==> job 5479: inputs <==
Design mul, start of the top module:
module mul(
    input  wire        clk,
    input  wire        rst,
    input  wire [63:0] lm,
    input  wire [63:0] rm,
    input  wire [1:0]  Data_type,
    output reg  [19:0] mul_out
);
clock: 5.44 ns
lec_check: 0
cap_margin: 20
cell_pad_in_sites_detail_placement: 0
cell_pad_in_sites_global_placement: 2
core_aspect_ratio: 1.4
core_margin: 2
core_utilization: 51
cts_cluster_diameter: 337
cts_cluster_size: 17
gpl_routability_driven: 0
place_density_lb_addon: 0.12
slew_margin: 20
tns_end_percent: 50
run.sh (not shown) runs the stock make flow with config.mk's settings and CLKGATE_MAP_FILE=.
==> job 1701: changes against job 5479 <==
Settings changed: CAP_MARGIN 20 to 25, CELL_PAD_IN_SITES_DETAIL_PLACEMENT 0 to 1, CORE_UTILIZATION 51 to 30, CTS_CLUSTER_DIAMETER 337 to 24, GPL_TIMING_DRIVEN from default to 0, MIN_ROUTING_LAYER from default to met2, TNS_END_PERCENT 50 to 40.
==> flow/constraint.sdc (replaced) <==
create_clock -name core_clock -period 8.69 [get_ports {clk}]
set_input_delay 1.7380 -clock core_clock [delete_from_list [all_inputs] [get_ports {clk}]]
set_output_delay 1.7380 -clock core_clock [all_outputs]
set_load 0.01 [all_outputs]
==> comparison table <==
Outcome: job 5479 complete, no violations; job 1701 complete, no violations
Peak VDD IR: job 5479 0.8224 mV; job 1701 0.3732 mV
Number of inserted diodes: job 5479 2; job 1701 81
Slowest cell on crit path: job 5479 fa_1; job 1701 clkdlybuf4s50_1
Layout overhead on the synthesized area: job 5479 29.04%; job 1701 11.40%
Met1 track utilization from global routing: job 5479 41.77%; job 1701 0%
WL final: job 5479 168500 um; job 1701 243100 um
CP Max Fanout: job 5479 16; job 1701 11
Launch point of the worst path: job 5479 Data_type[1]; job 1701 Data_type[0]
Power of the combinational group: job 5479 21.2 mW; job 1701 11.6 mW
Port Buf Inserts: job 5479 151; job 1701 106
Combinational Power Share: job 5479 87.3%; job 1701 85.5%
First-pass GRT wire length: job 5479 264200 um; job 1701 348500 um
Worst flop-to-flop path endpoint: job 5479 mul_out[18]; job 1701 mul_out[6]
Logic gate fraction of the total cell area: job 5479 67.64%; job 1701 76.43%
Maximum number of pins on one net before global-route repair: job 5479 47; job 1701 18
Overall power of the completed layout: job 5479 24.33 mW; job 1701 13.59 mW
Arrival time worst endpoint: job 5479 5.67 ns; job 1701 8.82 ns
Vias in the first global route: job 5479 49760; job 1701 76210
Highest signal layer in the routed design: job 5479 met4; job 1701 met5
Normalized max-slew margin: job 5479 43.08%; job 1701 13.19%


==> trial 46 <==
Starting RTL as in the previous note.
Settings: LEC_CHECK=0, CAP_MARGIN=20, CORE_MARGIN=2, CORE_UTILIZATION=71, CTS_CLUSTER_SIZE=36, PLACE_DENSITY=0.65, SLEW_MARGIN=20; clock period 5.32 ns.
==> build 3: changes against trial 46 <==
--- a/flow/config.mk
+++ b/flow/config.mk
@@ -7,7 +7,8 @@
 export LEC_CHECK = 0
 export CAP_MARGIN = 20
 export CORE_MARGIN = 2
-export CORE_UTILIZATION = 71
-export CTS_CLUSTER_SIZE = 36
-export PLACE_DENSITY = 0.65
+export CORE_UTILIZATION = 72
+export CTS_CLUSTER_DIAMETER = 356
+export CTS_CLUSTER_SIZE = 100
 export SLEW_MARGIN = 20
+export TNS_END_PERCENT = 10
==> flow/constraint.sdc (replaced) <==
create_clock -name core_clock -period 3.32 [get_ports {clk}]
set_input_delay 0.6640 -clock core_clock [delete_from_list [all_inputs] [get_ports {clk}]]
set_output_delay 0.6640 -clock core_clock [all_outputs]
set_load 0.01 [all_outputs]
==> build 96: changes against trial 46 <==
--- a/flow/config.mk
+++ b/flow/config.mk
@@ -7,7 +7,8 @@
 export LEC_CHECK = 0
 export CAP_MARGIN = 20
 export CORE_MARGIN = 2
-export CORE_UTILIZATION = 71
-export CTS_CLUSTER_SIZE = 36
-export PLACE_DENSITY = 0.65
+export CORE_UTILIZATION = 34
+export CTS_CLUSTER_DIAMETER = 293
+export CTS_CLUSTER_SIZE = 99
+export HOLD_SLACK_MARGIN = -0.09
 export SLEW_MARGIN = 20
==> flow/constraint.sdc (replaced) <==
create_clock -name core_clock -period 6.5 [get_ports {clk}]
set_input_delay 1.3000 -clock core_clock [delete_from_list [all_inputs] [get_ports {clk}]]
set_output_delay 1.3000 -clock core_clock [all_outputs]
set_load 0.01 [all_outputs]
==> results <==
metric                                                                      build 3                    build 96                    trial 46
Adder and majority cell fraction of the synthesized area                      0.280                       0.280                       0.280
Total instance count after detailed placement                                  8439                        8268                        8100
Setup fix buffers added after clock tree synthesis                                -                           0                          27
Chip Footprint                                                          0.0654 mm^2                  0.137 mm^2                 0.0663 mm^2
Worst setup slack after placement                                          -2.77 ns                  -0.0777 ns                    -1.09 ns
Detailed Place HPWL                                                       165000 um                   129000 um                   138000 um
Outcome                                                      stopped before the end     complete, no violations      stopped before the end
Last stage reached                                             clock tree synthesis                           -              global routing
Die Ht                                                                       256 um                      370 um                      257 um
CTS max path bufs                                                                 -                           2                           2
Post-DP Area                                                            0.0593 mm^2                 0.0517 mm^2                 0.0566 mm^2
Initial core utilization                                                      0.726                       0.342                       0.721
CTS buffer count                                                                  -                          17                          17
Most used standard cell by instance count after synthesis  sky130_fd_sc_hd__a21oi_1    sky130_fd_sc_hd__a21oi_1    sky130_fd_sc_hd__a21oi_1
Total of warnings raised by yosys                                                 8                           8                           8
# hold bufs at CTS                                                                -                           0                           0
Routability Congestion                                                         1.07                       0.947                        1.08
Core Area                                                               0.0629 mm^2                  0.133 mm^2                 0.0633 mm^2
# H-tree levels                                                                   -                           4                           4
Clock sink total                                                                  -                         156                         156
Chip Width                                                                   256 um                      370 um                      257 um
Simple-gate area share of the yosys netlist                                   0.167                       0.167                       0.167
Root buf cell                                                                     -  sky130_fd_sc_hd__clkbuf_16  sky130_fd_sc_hd__clkbuf_16
Post_cts resized                                                                  -                           0                         117
Std-Cell Rows                                                                    92                         134                          92


==> v37: inputs <==
Starting RTL as in the previous note.
make LEC_CHECK=0 ABC_AREA=1 CAP_MARGIN=20 CORE_MARGIN=2 CORE_UTILIZATION=66 CTS_CLUSTER_DIAMETER=287 CTS_CLUSTER_SIZE=99 PLACE_DENSITY=0.4 SLEW_MARGIN=20 finish   # period 5.47 ns
==> v11 (differences from v37) <==
==> flow/config.mk (replaced) <==
export PLATFORM = sky130hd
export DESIGN_NAME = mul
export DESIGN_NICKNAME = mul
export VERILOG_FILES = /design/flow/design.v
export SDC_FILE = /design/flow/constraint.sdc
export NUM_CORES = 4
export LEC_CHECK = 0
export CAP_MARGIN = 20
export CORE_MARGIN = 2
export CORE_UTILIZATION = 27
export SLEW_MARGIN = 20
==> flow/constraint.sdc (replaced) <==
create_clock -name core_clock -period 10.2 [get_ports {clk}]
set_input_delay 2.0400 -clock core_clock [delete_from_list [all_inputs] [get_ports {clk}]]
set_output_delay 2.0400 -clock core_clock [all_outputs]
set_load 0.01 [all_outputs]
==> v26 (differences from v37) <==
==> flow/config.mk (replaced) <==
export PLATFORM = sky130hd
export DESIGN_NAME = mul
export DESIGN_NICKNAME = mul
export VERILOG_FILES = /design/flow/design.v
export SDC_FILE = /design/flow/constraint.sdc
export NUM_CORES = 4
export LEC_CHECK = 0
export CAP_MARGIN = 20
export CORE_MARGIN = 2
export CORE_UTILIZATION = 71
export CTS_CLUSTER_SIZE = 34
export PLACE_DENSITY = 0.66
export SLEW_MARGIN = 20
==> flow/constraint.sdc (replaced) <==
create_clock -name core_clock -period 5.26 [get_ports {clk}]
set_input_delay 1.0520 -clock core_clock [delete_from_list [all_inputs] [get_ports {clk}]]
set_output_delay 1.0520 -clock core_clock [all_outputs]
set_load 0.01 [all_outputs]
==> comparison <==
v26 never finished: it broke off in 5_1_grt on GRT-0232. v11 finished with timing, DRC and antenna clean. v37 finished clean. Die size, lowest first: v26, v37, v11. Sequential share of layout area: v37 is lower than v11 (0.37 points). Against v37, the total power of v11 is lower by 56%. Of v37 and v26, v26 has the higher synthesized area (gap 7.0%, measured against v26). Against v37, the worst setup slack of v11 is higher by 2.1 ns.


==> job 1192: inputs <==
Starting RTL as in the previous note.
// mul
module mul(
    input  wire        clk,
    input  wire        rst,
    input  wire [63:0] lm,
    input  wire [63:0] rm,
    input  wire [1:0]  Data_type,
    output reg  [19:0] mul_out
);
Settings: LEC_CHECK=0, CAP_MARGIN=35, CORE_ASPECT_RATIO=0.77, CORE_MARGIN=2, CORE_UTILIZATION=40, CTS_CLUSTER_SIZE=28, GPL_TIMING_DRIVEN=0, MAX_ROUTING_LAYER=met4, MIN_ROUTING_LAYER=met2, SLEW_MARGIN=20, TNS_END_PERCENT=35; clock period 11.0 ns.
==> inputs of job 7383, as changes to job 1192 <==
CORE_ASPECT_RATIO = not set   (was 0.77)
CTS_CLUSTER_SIZE = 96   (was 28)
TNS_END_PERCENT = 10   (was 35)
==> inputs of job 4266, as changes to job 1192 <==
CAP_MARGIN = 20   (was 35)
CORE_ASPECT_RATIO = not set   (was 0.77)
CORE_UTILIZATION = 66   (was 40)
CTS_CLUSTER_SIZE = 33   (was 28)
GPL_TIMING_DRIVEN = not set   (was 0)
MAX_ROUTING_LAYER = not set   (was met4)
MIN_ROUTING_LAYER = not set   (was met2)
SETUP_SLACK_MARGIN = 0.87   (was not set)
TNS_END_PERCENT = not set   (was 35)
==> flow/constraint.sdc (replaced) <==
create_clock -name core_clock -period 3.47 [get_ports {clk}]
set_input_delay 0.6940 -clock core_clock [delete_from_list [all_inputs] [get_ports {clk}]]
set_output_delay 0.6940 -clock core_clock [all_outputs]
set_load 0.01 [all_outputs]
==> flow_metrics.tcl <==
# implementation run metrics
set metrics [dict create \
    status "stopped before the end" \
    lastStage "clock tree synthesis (4_1_cts)" \
    tool.error "[ERROR DPL-0033] detailed placement checks failed during check placement." \
    placed_area_um2 61190 \
    rows 96 \
]
(the above is from job 4266)
==> flow_metrics.tcl <==
# implementation run metrics
set metrics [dict create \
    lastStage "global routing (5_1_grt)" \
    status "stopped before the end" \
    rows 108 \
    tool.error "[ERROR GRT-0116] Global routing finished with congestion. Check the congestion regions in the DRC Viewer." \
]
(the above is from job 1192)
==> flow_metrics.tcl <==
# implementation run metrics
set metrics [dict create \
    lastStage "global routing (5_1_grt)" \
    tool.error "[ERROR GRT-0116] Global routing finished with congestion. Check the congestion regions in the DRC Viewer." \
    rows 123 \
    placed_area_um2 49440 \
    status "stopped before the end" \
]
(the above is from job 7383)
Power and IR drop assume default switching activity.
